Setup of v14:
==> flow/design.v <==
module PPU (
    input clk,
    input rst,
    input i_en,
    input [32-1:0] data_in,
    input [11:0] scaling_factor,
    output logic[6:0] data_out,
    output logic valid,
    output logic [31:0] data_in_out
);
logic [32 - 1:0] relu_out;
logic [32:0] data_shift;
logic [7:0] data_quant;
logic [8:0] data_temp;
always @(*) begin
    relu_out = (data_in[32 - 1])? 32'd0 : data_in;
    /*verilator lint_off WIDTHEXPAND*/
    /*verilator lint_off WIDTHTRUNC*/
    data_shift = ({relu_out, 1'b0} / scaling_factor);
    /*verilator lint_on WIDTHTRUNC*/
    /*verilator lint_on WIDTHEXPAND*/
    data_temp = (data_shift > 127)? 254 : data_shift[8:0] + {8'b0, data_shift[0]};
end
always @(posedge clk) begin
    if(rst) begin
        valid <= 1'd0;
        data_out <= 7'd0;
        data_in_out <= 32'd0;
    end
    else begin
        valid <= i_en;
        data_out <= (i_en)? data_temp[7:1] : 7'd0;
        data_in_out <= data_in;
    end
end
endmodule
Settings: LEC_CHECK=0, CAP_MARGIN=15, CELL_PAD_IN_SITES_DETAIL_PLACEMENT=1, CELL_PAD_IN_SITES_GLOBAL_PLACEMENT=1, CORE_ASPECT_RATIO=1.04, CORE_MARGIN=2, CORE_UTILIZATION=68, CTS_CLUSTER_DIAMETER=359, GPL_ROUTABILITY_DRIVEN=0, GPL_TIMING_DRIVEN=0, HOLD_SLACK_MARGIN=0.22, MIN_ROUTING_LAYER=met2, SLEW_MARGIN=40, TNS_END_PERCENT=75; clock period 68.1 ns.
run.sh (not shown) runs the stock make flow with config.mk's settings and CLKGATE_MAP_FILE=.
Run status, v14: aborted in global placement without I/O, error GPL-0301
### v14 -> v23
- changing SLEW_MARGIN from 40 to 20
- removing GPL_ROUTABILITY_DRIVEN (formerly 0)
- removing CORE_ASPECT_RATIO (formerly 1.04)
- removing MIN_ROUTING_LAYER (formerly met2)
- removing CELL_PAD_IN_SITES_DETAIL_PLACEMENT (formerly 1)
- removing GPL_TIMING_DRIVEN (formerly 0)
- removing CELL_PAD_IN_SITES_GLOBAL_PLACEMENT (formerly 1)
- setting CTS_CLUSTER_SIZE to 32 for the first time
- removing CTS_CLUSTER_DIAMETER (formerly 359)
- changing HOLD_SLACK_MARGIN from 0.22 to -0.09
- changing TNS_END_PERCENT from 75 to 5
- changing CAP_MARGIN from 15 to 20
- changing the clock period (ns, I/O delays scaled along) from 68.1 to 103.0
[summary]
Compound-cell area share of the yosys netlist of v14 is on par with v23.
On post-synthesis adder-cell area fraction, v23 and v14 are basically level.
Width of the chip for v23: 3.6 µm up relative to v14
v23 | ERROR | global routing
Cmp v23 vs v14: number of placement rows lower in v23
v23 against v14: sequential share of the synthesized area held steady; cell count after synthesis held steady; chip height saw a decrease; core region area moved up.
Die area delta (v23 -> v14): insignificant
Relative to v14, starting density of the core has decreased by 0.37 points in v23.
Input changes introduced in v20 (baseline for comparison: v23):
- CORE_UTILIZATION: 68 -> 65
- CTS_CLUSTER_SIZE: 32 -> unset
- the clock period (ns, I/O delays scaled along): 103.0 -> 101.0
==> results <==
v20 -> stages 100% | layout checks FAIL | setup timing. v20 vs. v23: number of cells in the design after placement essentially unchanged, die size rose by 4.5%, estimated wirelength of the detail-placed design decreased by 1.3% relative to the old numbers. In v20, placement row count is higher than in v23. Sort v23 and v20 by total core area desc -> top: v20. From v23 to v20, post-synthesis cell type count did not move at all. On vertical die dimension, the lower figure sits with v23, not v20. v23 -> v20: fraction of the mapped netlist area in compound gates delta 0, exact match.
Inputs modified between v20 and v35:
- putting CTS_CLUSTER_SIZE at 50 where nothing was set
- swapping 65 for 68 in CORE_UTILIZATION
- swapping 101.0 for 103.0 in the clock period (ns, I/O delays scaled along)
--- outcome ---
Run status, v35: aborted in global routing, error GRT-0232. Count of instances resized after the clock tree is built, v35 and v20: lower on v35. In v35, the half-perimeter wire length after detailed placement came out 810 µm above the value in v20. v35 ended up with a lower floorplan die height than v20 did. When v35 is set beside v20, its post-CTS repair timing setup buffer count turns out to be 85 smaller. In terms of area fraction in compound gates, v20 and v35 differ only marginally. Between v20 and v35, die width decreased. Chip footprint, v35 and v20: smaller value in v35. Number of instances in the placed design delta (v20 -> v35): insignificant.
## Diff of input files: v54 against v35
- CTS_CLUSTER_SIZE no longer set, was 50
- CORE_UTILIZATION now 8, was 68
- TNS_END_PERCENT no longer set, was 5
- HOLD_SLACK_MARGIN no longer set, was -0.09
- the clock period (ns, I/O delays scaled along) now 150.0, was 103.0
==> comparison <==
- v54: full flow OK, the timing, DRC and antenna checks passed
- | placement-stage worst setup slack | lower: v35 |
- NOTE chip width v35->v54 increased by more than 100%
- Taking v35 as the reference, in v54 parity-gate share of the synthesized area counting xor and xnor cells barely changed; core utilization at floorplan lost 61 points.
- Going from v35 to v54, post-CTS setup repair buffer count shrinks by 79.
- v54 against v35: overall die height now sits higher; number of buffers added by the clock tree synthesis step now sits at about the same level; area of the mapped netlist now sits at about the same level; die area now sits higher; maximum buffer depth of the clock tree now sits at about the same level.
Input-level comparison between v5 and v54:
- ABC_AREA now 1, previously not set
- CTS_CLUSTER_SIZE now 76, previously not set
- CORE_UTILIZATION now 65, was 8
- HOLD_SLACK_MARGIN now 0.29, previously not set
- the clock period (ns, I/O delays scaled along) now 61.7, was 150.0
--- outcome ---
- v5 failed in detailed placement with DPL-0033.
- Going from v54 to v5, total die size shrinks by 0.26 mm².
- Reported for v5 and v54, number of enable flip-flop cells turned out identical to the last digit.
- Average footprint of a synthesized cell came out lower on v5 than on v54.
